Setup of zinc:
==> flow/design.v (excerpt) <==
module Hq2x #(parameter LENGTH = 16, parameter HALF_DEPTH = 1, parameter DWIDTH = HALF_DEPTH ? 11 : 23)
(
	input             clk,
	input             ce_in,
	input  [DWIDTH:0] inputpixel,
	input             mono,
	input             disable_hq2x,
	input             reset_frame,
	input             reset_line,
	input             ce_out,
	input       [1:0] read_y,
	input             hblank,
	output [DWIDTH:0] outpixel
);
clock: 4.25 ns
lec_check: 0
abc_area: 0
cap_margin: 15
cell_pad_in_sites_detail_placement: 2
cell_pad_in_sites_global_placement: 0
core_aspect_ratio: 0.98
core_margin: 10
core_utilization: 22
cts_cluster_diameter: 241
gpl_routability_driven: 1
gpl_timing_driven: 1
hold_slack_margin: 0.28
max_routing_layer: met4
min_routing_layer: met2
place_density_lb_addon: 0.15
slew_margin: 15
tns_end_percent: 90
run.sh (not shown) runs the stock make flow with config.mk's settings and CLKGATE_MAP_FILE=.
No crash in zinc: every stage finished, but the layout fails its final checks due to negative setup slack.
## Diff of input files: umber against zinc
# zinc
export LEC_CHECK = 0
export ABC_AREA = 0
export CAP_MARGIN = 15
export CELL_PAD_IN_SITES_DETAIL_PLACEMENT = 2
export CELL_PAD_IN_SITES_GLOBAL_PLACEMENT = 0
export CORE_ASPECT_RATIO = 0.98
export CORE_MARGIN = 10
export CORE_UTILIZATION = 22
export CTS_CLUSTER_DIAMETER = 241
export GPL_ROUTABILITY_DRIVEN = 1
export GPL_TIMING_DRIVEN = 1
export HOLD_SLACK_MARGIN = 0.28
export MAX_ROUTING_LAYER = met4
export MIN_ROUTING_LAYER = met2
export PLACE_DENSITY_LB_ADDON = 0.15
export SLEW_MARGIN = 15
export TNS_END_PERCENT = 90
create_clock -name core_clock -period 4.25 [get_ports {clk}]
# umber
export LEC_CHECK = 0
export ABC_AREA = 0
export CAP_MARGIN = 15
export CELL_PAD_IN_SITES_DETAIL_PLACEMENT = 0
export CORE_ASPECT_RATIO = 0.98
export CORE_MARGIN = 5
export CORE_UTILIZATION = 67
export GPL_ROUTABILITY_DRIVEN = 1
export MAX_ROUTING_LAYER = met5
export MIN_ROUTING_LAYER = met1
export SLEW_MARGIN = 20
export TNS_END_PERCENT = 75
create_clock -name core_clock -period 4.6 [get_ports {clk}]
==> comparison <==
- The final report for umber shows a completed flow and a layout that fails verification, specifically negative setup slack.
- For the clock latency of the later-clocked register in the worst-skew pair, umber came in 100 ps lower than zinc did.
- Changes observed in umber relative to zinc: logic gate share of total power saw a decrease, fraction of standard cell area that is sequential saw an increase, wire length saw a decrease.
The following lists how lagoon was set up differently from umber:
# umber
export LEC_CHECK = 0
export ABC_AREA = 0
export CAP_MARGIN = 15
export CELL_PAD_IN_SITES_DETAIL_PLACEMENT = 0
export CORE_ASPECT_RATIO = 0.98
export CORE_MARGIN = 5
export CORE_UTILIZATION = 67
export GPL_ROUTABILITY_DRIVEN = 1
export MAX_ROUTING_LAYER = met5
export MIN_ROUTING_LAYER = met1
export SLEW_MARGIN = 20
export TNS_END_PERCENT = 75
create_clock -name core_clock -period 4.6 [get_ports {clk}]
# lagoon
export LEC_CHECK = 0
export CAP_MARGIN = 20
export CORE_MARGIN = 2
export CORE_UTILIZATION = 45
export PLACE_DENSITY = 0.6
export SLEW_MARGIN = 20
create_clock -name core_clock -period 7.21 [get_ports {clk}]
Notes after the runs:
- lagoon: number of global-route vias before repair is about 10% lower than what umber reported.
- lagoon went all the way through synthesis, placement and routing and the layout is clean on timing, DRC and antenna.
- Looking at post-detailed-routing wire length, lagoon sits 8.0% lower than umber does.
- Share of cell area taken by flip-flops and latches (lagoon over umber): increase, 2.6 points
- lagoon against umber: met2 capacity usage during global routing decreased 19 points, pre-placement core utilization decreased 22 points.
- Relative to umber, least setup slack across all paths after layout increased by 1990 ps in lagoon.
## Diff of input files: harbor against lagoon
# lagoon
export LEC_CHECK = 0
export CAP_MARGIN = 20
export CORE_MARGIN = 2
export CORE_UTILIZATION = 45
export PLACE_DENSITY = 0.6
export SLEW_MARGIN = 20
create_clock -name core_clock -period 7.21 [get_ports {clk}]
# harbor
export LEC_CHECK = 0
export ABC_AREA = 1
export CAP_MARGIN = 40
export CORE_MARGIN = 2
export CORE_UTILIZATION = 72
export PLACE_DENSITY = 0.6
export SLEW_MARGIN = 20
create_clock -name core_clock -period 4.69 [get_ports {clk}]
Findings:
harbor completed end to end; final checks failed (negative setup slack). harbor vs lagoon — number of instances in the synthesized netlist climbed by more than a quarter. Going from lagoon to harbor, power increased by 77% relative to the old numbers; netlist area before placement increased by 1.5% relative to the old numbers.

---

ember:
Starting RTL as in the previous note.
Settings: LEC_CHECK=0, ABC_AREA=1, CAP_MARGIN=20, CORE_ASPECT_RATIO=1.32, CORE_MARGIN=2, CORE_UTILIZATION=72, CTS_CLUSTER_DIAMETER=258, CTS_CLUSTER_SIZE=10, PLACE_DENSITY_LB_ADDON=0.18, SETUP_SLACK_MARGIN=0.52, SLEW_MARGIN=0; clock period 4.01 ns.
ember: flow complete, layout not clean; failing: negative setup slack
[inputs] raven vs ember
Settings: clearing SETUP_SLACK_MARGIN, which used to be 0.52; clearing CTS_CLUSTER_DIAMETER, which used to be 258; putting PLACE_DENSITY at 0.6 where nothing was set; clearing CORE_ASPECT_RATIO, which used to be 1.32; clearing CTS_CLUSTER_SIZE, which used to be 10; swapping 72 for 68 in CORE_UTILIZATION; swapping 0 for 20 in SLEW_MARGIN; clearing PLACE_DENSITY_LB_ADDON, which used to be 0.18; swapping 4.01 for 5.39 in the clock period (ns, I/O delays scaled along).
raven finished every stage; the final checks, however, were not passed, the failures being negative setup slack. raven: setup violation total in the final timing report about 60% below ember. Changes observed in raven relative to ember: cell count after placement saw a decrease, slack of the critical path saw an increase.

---

Starting RTL as in the previous note.
Design Hq2x, start of the top module:
module Hq2x #(parameter LENGTH = 16, parameter HALF_DEPTH = 1, parameter DWIDTH = HALF_DEPTH ? 11 : 23)
(
	input             clk,
	input             ce_in,
	input  [DWIDTH:0] inputpixel,
	input             mono,
	input             disable_hq2x,
	input             reset_frame,
	input             reset_line,
	input             ce_out,
	input       [1:0] read_y,
	input             hblank,
	output [DWIDTH:0] outpixel
);
clock: 4.69 ns
lec_check: 0
abc_area: 1
cap_margin: 40
core_margin: 2
core_utilization: 72
cts_cluster_size: 100
place_density: 0.6
setup_slack_margin: 0.5
slew_margin: 20
tns_end_percent: 10
The first run completed and failed the layout checks on negative setup slack.
==> next run, changes <==
- ABC_AREA: 1 -> default
- CAP_MARGIN: 40 -> 20
- CTS_CLUSTER_DIAMETER: default -> 258
- CTS_CLUSTER_SIZE: 100 -> default
- SETUP_SLACK_MARGIN: 0.5 -> default
- TNS_END_PERCENT: 10 -> default
- clock period: 4.69 -> 4.01 ns (I/O delays scaled with it)
The changed run finished but failed the layout checks on negative setup slack.
Final cell count shrinks by 24%.
Global-route usage increases by 3.0 points.
Worst setup slack gets worse by 1.5 ns.
First-iteration DRC count shrinks by 8.8%.
==> next run, changes <==
- ABC_AREA: default -> 0
- CAP_MARGIN: 20 -> 40
- CTS_CLUSTER_DIAMETER: 258 -> 396
- CTS_CLUSTER_SIZE: default -> 17
- PLACE_DENSITY: 0.6 -> 0.95
- SETUP_SLACK_MARGIN: default -> -0.3
- SLEW_MARGIN: 20 -> 40
After rerunning: The new run failed in global routing on GRT-0116. Synthesized cell count does not change. Die area stays the same. Synthesized area stays the same.
==> next run, changes <==
- ABC_AREA: 0 -> 1
- CTS_CLUSTER_DIAMETER: 396 -> default
- CTS_CLUSTER_SIZE: 17 -> 89
- PLACE_DENSITY: 0.95 -> 0.6
- SETUP_SLACK_MARGIN: -0.3 -> 1.03
- SLEW_MARGIN: 40 -> 20
With this change the flow finished but fails on negative setup slack; synthesized area rises by 1.5%; die size rises by 1.5%; synthesized cell count rises by 49%.

---

## v58
Starting RTL as in the previous note.
clock: 8.0 ns
lec_check: 0
abc_area: 1
cap_margin: 20
cell_pad_in_sites_detail_placement: 1
core_aspect_ratio: 0.7
core_margin: 2
core_utilization: 45
gpl_routability_driven: 0
max_routing_layer: met4
place_density: 0.6
setup_slack_margin: 0.33
slew_margin: 20
> inputs changed (v58 -> v51)
# v58
export LEC_CHECK = 0
export ABC_AREA = 1
export CAP_MARGIN = 20
export CELL_PAD_IN_SITES_DETAIL_PLACEMENT = 1
export CORE_ASPECT_RATIO = 0.7
export CORE_MARGIN = 2
export CORE_UTILIZATION = 45
export GPL_ROUTABILITY_DRIVEN = 0
export MAX_ROUTING_LAYER = met4
export PLACE_DENSITY = 0.6
export SETUP_SLACK_MARGIN = 0.33
export SLEW_MARGIN = 20
create_clock -name core_clock -period 8.0 [get_ports {clk}]
# v51
export LEC_CHECK = 0
export CAP_MARGIN = 20
export CELL_PAD_IN_SITES_DETAIL_PLACEMENT = 2
export CELL_PAD_IN_SITES_GLOBAL_PLACEMENT = 2
export CORE_MARGIN = 2
export CORE_UTILIZATION = 64
export CTS_CLUSTER_DIAMETER = 223
export MAX_ROUTING_LAYER = met5
export MIN_ROUTING_LAYER = met2
export SETUP_SLACK_MARGIN = 0.48
export SLEW_MARGIN = 40
export TNS_END_PERCENT = 10
create_clock -name core_clock -period 8.0 [get_ports {clk}]
==> results <==
- Status: v51 FAILED at detailed placement (3_5_place_dp) (tool error)
- Delta (v51 minus v58): number of unique standard cell types used by synthesis went up by 34%; post-synth net total fell about 30%.
- Share of synthesized area occupied by flip-flops and latches: lower on v58
- Taking v58 over v51, the instance tally after logic synthesis ratio works out to 1.5.
- v51 vs v58: area of the mapped netlist down slightly
- Effective utilization at floorplan (lower): v58
Edits applied to the flow inputs when going from v51 to v42:
# v51
export LEC_CHECK = 0
export CAP_MARGIN = 20
export CELL_PAD_IN_SITES_DETAIL_PLACEMENT = 2
export CELL_PAD_IN_SITES_GLOBAL_PLACEMENT = 2
export CORE_MARGIN = 2
export CORE_UTILIZATION = 64
export CTS_CLUSTER_DIAMETER = 223
export MAX_ROUTING_LAYER = met5
export MIN_ROUTING_LAYER = met2
export SETUP_SLACK_MARGIN = 0.48
export SLEW_MARGIN = 40
export TNS_END_PERCENT = 10
create_clock -name core_clock -period 8.0 [get_ports {clk}]
# v42
export LEC_CHECK = 0
export ABC_AREA = 1
export CAP_MARGIN = 20
export CELL_PAD_IN_SITES_DETAIL_PLACEMENT = 2
export CELL_PAD_IN_SITES_GLOBAL_PLACEMENT = 3
export CORE_ASPECT_RATIO = 0.7
export CORE_MARGIN = 2
export CORE_UTILIZATION = 45
export GPL_ROUTABILITY_DRIVEN = 1
export MAX_ROUTING_LAYER = met4
export PLACE_DENSITY = 0.6
export SETUP_SLACK_MARGIN = 0.33
export SLEW_MARGIN = 20
create_clock -name core_clock -period 8.0 [get_ports {clk}]
Findings:
v42 closes out successfully: all stages finished, all timing, DRC and antenna checks passed. Changes observed in v42 relative to v51: area after synthesis shows an increase of about 1.5%, share of cell area taken by muxes after synthesis shows a reduction of 14 points, instance count of the mapped netlist shows an increase of 3432, total die size shows an increase of about 44%. In the flow results for v42 and v51, the Yosys chip area is larger on v42. Note that the mean instance size in the synthesized netlist recorded for v42 amounts to 0.68 times the value seen in v51. Diff v51 -> v42 | number of nets at floorplan | increase of about 47%. On v42: post-synthesis cell type count is 20 lower than what v51 gave.
[inputs] v27 vs v42
# v42
export LEC_CHECK = 0
export ABC_AREA = 1
export CAP_MARGIN = 20
export CELL_PAD_IN_SITES_DETAIL_PLACEMENT = 2
export CELL_PAD_IN_SITES_GLOBAL_PLACEMENT = 3
export CORE_ASPECT_RATIO = 0.7
export CORE_MARGIN = 2
export CORE_UTILIZATION = 45
export GPL_ROUTABILITY_DRIVEN = 1
export MAX_ROUTING_LAYER = met4
export PLACE_DENSITY = 0.6
export SETUP_SLACK_MARGIN = 0.33
export SLEW_MARGIN = 20
create_clock -name core_clock -period 8.0 [get_ports {clk}]
# v27
export LEC_CHECK = 0
export CAP_MARGIN = 20
export CORE_MARGIN = 2
export CORE_UTILIZATION = 45
export PLACE_DENSITY = 0.6
export SETUP_SLACK_MARGIN = -0.24
export SLEW_MARGIN = 20
create_clock -name core_clock -period 7.21 [get_ports {clk}]
==> comparison <==
Between v27 and v42, it is v27 whose sequential group share of total power is higher, by 2.3 points.
In v27 relative to v42, die span in x had gone down by more than 10%.
Sort v27 and v42 by TritonCTS buffer count asc -> top: v42
Note that the final instance count without filler cells recorded for v42 amounts to 1.3 times the value seen in v27.
NOTE: peak supply drop in v27 falls short of that of v42
Taking v42 as 1.0, v27 lands at 1.11 on power drawn by the clock network.
The routability congestion estimate in v27 sits 0.0031 below the value recorded for v42.
Against v42, v27 comes in about 40% lower on post-detailed-routing wire length.
First-pass GRT wire length improves in v27 relative to v42.
Relative to v42, the final cell area reported for v27 is lower.
> inputs changed (v27 -> v41)
# v27
export LEC_CHECK = 0
export CAP_MARGIN = 20
export CORE_MARGIN = 2
export CORE_UTILIZATION = 45
export PLACE_DENSITY = 0.6
export SETUP_SLACK_MARGIN = -0.24
export SLEW_MARGIN = 20
create_clock -name core_clock -period 7.21 [get_ports {clk}]
# v41
export LEC_CHECK = 0
export CAP_MARGIN = 20
export CORE_MARGIN = 2
export CORE_UTILIZATION = 70
export PLACE_DENSITY = 0.6
export SLEW_MARGIN = 20
create_clock -name core_clock -period 5.4 [get_ports {clk}]
--- outcome ---
v41 completed end to end; final checks failed (negative setup slack).
v41 ended up with met2 as its busiest metal layer after global routing; v27 ended up with met1.
Via count, v27 and v41, higher one = v41.
v41 vs v27 — power per standard cell area climbed by more than a quarter
Looking at switching share of power, v41 sits 1.1 points above v27.
The higher maximum number of pins on one net before global-route repair of v27 and v41 is in v27.
v41 gives less area of the placeable core than v27 did.
met1 track demand over resource in global routing, v27 and v41, higher one = v41.
Die area | v41 < v27
Changes observed in v41 relative to v27: vertical die dimension shrank by 20%, routed wire length moved up, number of global-route vias before repair up 13%, met1 layer wirelength in the final routing shrank by 8.6%.

---

## old
Starting RTL as in the previous note.
export LEC_CHECK = 0
export ABC_AREA = 0
export CAP_MARGIN = 15
export CELL_PAD_IN_SITES_DETAIL_PLACEMENT = 2
export CELL_PAD_IN_SITES_GLOBAL_PLACEMENT = 0
export CORE_ASPECT_RATIO = 0.98
export CORE_MARGIN = 10
export CORE_UTILIZATION = 22
export CTS_CLUSTER_DIAMETER = 110
export GPL_ROUTABILITY_DRIVEN = 0
export GPL_TIMING_DRIVEN = 0
export HOLD_SLACK_MARGIN = 0.28
export MAX_ROUTING_LAYER = met4
export MIN_ROUTING_LAYER = met2
export PLACE_DENSITY_LB_ADDON = 0.15
export SETUP_SLACK_MARGIN = -0.12
export SLEW_MARGIN = 15
export TNS_END_PERCENT = 90
create_clock -name core_clock -period 5.35 [get_ports {clk}]
Complete run, failing final checks: old, reason setup timing.
[inputs] new vs old
# old
export LEC_CHECK = 0
export ABC_AREA = 0
export CAP_MARGIN = 15
export CELL_PAD_IN_SITES_DETAIL_PLACEMENT = 2
export CELL_PAD_IN_SITES_GLOBAL_PLACEMENT = 0
export CORE_ASPECT_RATIO = 0.98
export CORE_MARGIN = 10
export CORE_UTILIZATION = 22
export CTS_CLUSTER_DIAMETER = 110
export GPL_ROUTABILITY_DRIVEN = 0
export GPL_TIMING_DRIVEN = 0
export HOLD_SLACK_MARGIN = 0.28
export MAX_ROUTING_LAYER = met4
export MIN_ROUTING_LAYER = met2
export PLACE_DENSITY_LB_ADDON = 0.15
export SETUP_SLACK_MARGIN = -0.12
export SLEW_MARGIN = 15
export TNS_END_PERCENT = 90
create_clock -name core_clock -period 5.35 [get_ports {clk}]
# new
export LEC_CHECK = 0
export CAP_MARGIN = 20
export CORE_MARGIN = 2
export CORE_UTILIZATION = 67
export SLEW_MARGIN = 20
create_clock -name core_clock -period 4.01 [get_ports {clk}]
Notes after the runs:
What the final checks of new revealed, after a flow that finished every stage, was a layout that fails on setup timing.
Looking at fraction of area in registers across new and old, the one that comes out lower is old.
The post-route non-filler standard cell count reported for new is smaller than that of old by 4773.
new ended with less first-pass detailed-route iteration total than old.
Compared with old, in new summed area of non-filler cells in the final layout now sits lower; achievable clock frequency now sits higher.
old has a lower average via count per standard cell than new.
Delta (new minus old): clock power +17%; final core area utilization +52 points; max-slew headroom at the worst pin now sits higher; die size -68%; detailed route wirelength on metal2 shrank by 66000 um.
Power is estimated from default activity; no workload was simulated.
